before:
==> flow/design.v (excerpt) <==
module calculator (input CLOCK_50,
							input RESET,
							input KEYPRESSED,
							input [3:0] KEYCODE,
							input [3:0] KEY,
							output [0:6] HEX0, HEX1, HEX2, HEX3, HEX4, HEX5, HEX6, HEX7
							);
		wire clockmain = CLOCK_50;
		wire rst = RESET;
		wire [3:0] keycode = KEYCODE;
		wire keystrobe;
		wire load_A, load_B;
		wire bksp_A, bksp_B;
		posedgetrigger keypressedge (.clock(clockmain), .rst(rst), .signal(KEYPRESSED), .strobe(keystrobe));
		wire dig_strobe, reset_strobe, ex_strobe, op_strobe, sub_strobe;
		wire [3:0] dig_code;
		wire [1:0] op_code;
		inputhandler keypad (
			.keystrobe(keystrobe),
			.keycode(keycode),
			.dig_strobe(dig_strobe),
			.reset_strobe(reset_strobe),
			.ex_strobe(ex_strobe),
			.op_strobe(op_strobe),
			.sub_strobe(sub_strobe),
			.dig_code(dig_code),
			.op_code(op_code)
		);
		wire bksp_strobe, MS_strobe, MR_strobe, MC_strobe;
		PBhandler PB (
			.KEY(KEY),
			.clock(clockmain),
			.rst(rst),
			.bksp_strobe(bksp_strobe),
			.MS_strobe(MS_strobe),
			.MR_strobe(MR_strobe),
			.MC_strobe(MC_strobe)
		);
		wire [1:0] display_select;
		wire load_op, reset_state, execute, load_A_mem, load_B_mem, load_mem, clear_mem;
		control FSM (
			.dig_in(dig_strobe),
			.reset_in(reset_strobe),
			.ex_in(ex_strobe),
			.op_in(op_strobe),
			.bksp_in(bksp_strobe),
			.MS_in(MS_strobe),
			.MR_in(MR_strobe),
			.MC_in(MC_strobe),
			.sub_in(sub_strobe),
			.clock(clockmain),
  ...
Size in the first run: about 8900 cells after synthesis, about 220 flip-flops, roughly 67 I/O pins, roughly 0.051 mm^2 of cells after synthesis.
==> flow/config.mk <==
export PLATFORM = sky130hd
export DESIGN_NAME = calculator
export DESIGN_NICKNAME = calculator
export VERILOG_FILES = /design/flow/design.v
export SDC_FILE = /design/flow/constraint.sdc
export NUM_CORES = 4
export LEC_CHECK = 0
export ABC_AREA = 1
export CAP_MARGIN = 20
export CORE_MARGIN = 2
export CORE_UTILIZATION = 72
export CTS_CLUSTER_DIAMETER = 376
export CTS_CLUSTER_SIZE = 99
export PLACE_DENSITY = 0.38
export SETUP_SLACK_MARGIN = 5.0
export SLEW_MARGIN = 20
export TNS_END_PERCENT = 5
==> flow/constraint.sdc <==
create_clock -name core_clock -period 21.5 [get_ports {CLOCK_50}]
set_input_delay 4.3000 -clock core_clock [delete_from_list [all_inputs] [get_ports {CLOCK_50}]]
set_output_delay 4.3000 -clock core_clock [all_outputs]
set_load 0.01 [all_outputs]
run.sh (not shown) runs the stock make flow with config.mk's settings and CLKGATE_MAP_FILE=.
before terminated abnormally: global routing (5_1_grt) reported GRT-0232.
Inputs modified between before and after:
diff --git a/flow/config.mk b/flow/config.mk
--- a/flow/config.mk
+++ b/flow/config.mk
@@ -11,5 +11 @@
-export CORE_UTILIZATION = 72
-export CTS_CLUSTER_DIAMETER = 376
-export CTS_CLUSTER_SIZE = 99
-export PLACE_DENSITY = 0.38
-export SETUP_SLACK_MARGIN = 5.0
+export CORE_UTILIZATION = 44
@@ -17 +12,0 @@
-export TNS_END_PERCENT = 5
==> flow/constraint.sdc <==
create_clock -name core_clock -period 33.3 [get_ports {CLOCK_50}]
set_input_delay 6.6600 -clock core_clock [delete_from_list [all_inputs] [get_ports {CLOCK_50}]]
set_output_delay 6.6600 -clock core_clock [all_outputs]
set_load 0.01 [all_outputs]
Results
There was hardly any difference in post-synthesis area per instance between after and before. Compared to before, after has instance area after placement about 11% lower. Die area | after > before. after finished every stage and its layout cleared the timing, design-rule and antenna checks. after vs. before: pre-CTS setup slack now sits higher, buffers inserted during post-CTS setup optimization now sits lower, vertical die size now sits higher. Max count of standard-cell rows across before and after: after.

Starting RTL as in the previous note.
## calculator
module calculator (input CLOCK_50,
							input RESET,
							input KEYPRESSED,
							input [3:0] KEYCODE,
							input [3:0] KEY,
							output [0:6] HEX0, HEX1, HEX2, HEX3, HEX4, HEX5, HEX6, HEX7
							);
make LEC_CHECK=0 ABC_AREA=1 CAP_MARGIN=10 CELL_PAD_IN_SITES_GLOBAL_PLACEMENT=3 CORE_MARGIN=3 CORE_UTILIZATION=19 CTS_CLUSTER_DIAMETER=53 GPL_TIMING_DRIVEN=1 PLACE_DENSITY_LB_ADDON=0.12 SETUP_SLACK_MARGIN=5.0 SLEW_MARGIN=0 TNS_END_PERCENT=70 finish   # period 58.1 ns
The first run completed with no timing, DRC or antenna violations.
Change:
==> flow/config.mk (replaced) <==
export PLATFORM = sky130hd
export DESIGN_NAME = calculator
export DESIGN_NICKNAME = calculator
export VERILOG_FILES = /design/flow/design.v
export SDC_FILE = /design/flow/constraint.sdc
export NUM_CORES = 4
export LEC_CHECK = 0
export ABC_AREA = 1
export CAP_MARGIN = 20
export CELL_PAD_IN_SITES_GLOBAL_PLACEMENT = 1
export CORE_MARGIN = 3
export CORE_UTILIZATION = 19
export CTS_CLUSTER_DIAMETER = 53
export PLACE_DENSITY = 0.48
export SETUP_SLACK_MARGIN = 5.0
export SLEW_MARGIN = 0
Area after synthesis stays the same.
First-iteration DRC count is higher by 9.4%.
Change:
--- a/flow/config.mk
+++ b/flow/config.mk
@@ -10,7 +10,7 @@
 export CELL_PAD_IN_SITES_GLOBAL_PLACEMENT = 1
 export CORE_MARGIN = 3
-export CORE_UTILIZATION = 19
-export CTS_CLUSTER_DIAMETER = 53
+export CORE_UTILIZATION = 58
+export CTS_CLUSTER_DIAMETER = 253
 export PLACE_DENSITY = 0.48
-export SETUP_SLACK_MARGIN = 5.0
+export SETUP_SLACK_MARGIN = -1.56
 export SLEW_MARGIN = 0
==> flow/constraint.sdc (replaced) <==
create_clock -name core_clock -period 21.3 [get_ports {CLOCK_50}]
set_input_delay 4.2600 -clock core_clock [delete_from_list [all_inputs] [get_ports {CLOCK_50}]]
set_output_delay 4.2600 -clock core_clock [all_outputs]
set_load 0.01 [all_outputs]
=> This time the run ended with an error in 5_1_grt on ODB-0269; area after synthesis is unchanged; die area drops by about 70%; synthesized cell count does not change.
Change:
==> flow/config.mk (replaced) <==
export PLATFORM = sky130hd
export DESIGN_NAME = calculator
export DESIGN_NICKNAME = calculator
export VERILOG_FILES = /design/flow/design.v
export SDC_FILE = /design/flow/constraint.sdc
export NUM_CORES = 4
export LEC_CHECK = 0
export ABC_AREA = 1
export CAP_MARGIN = 20
export CORE_MARGIN = 2
export CORE_UTILIZATION = 11
export SLEW_MARGIN = 20
==> flow/constraint.sdc (replaced) <==
create_clock -name core_clock -period 71.7 [get_ports {CLOCK_50}]
set_input_delay 14.3400 -clock core_clock [delete_from_list [all_inputs] [get_ports {CLOCK_50}]]
set_output_delay 14.3400 -clock core_clock [all_outputs]
set_load 0.01 [all_outputs]
- The new run completed without violations
- area after synthesis stays the same
- synthesized cell count is unchanged
- die area went up to 5.1 times its value
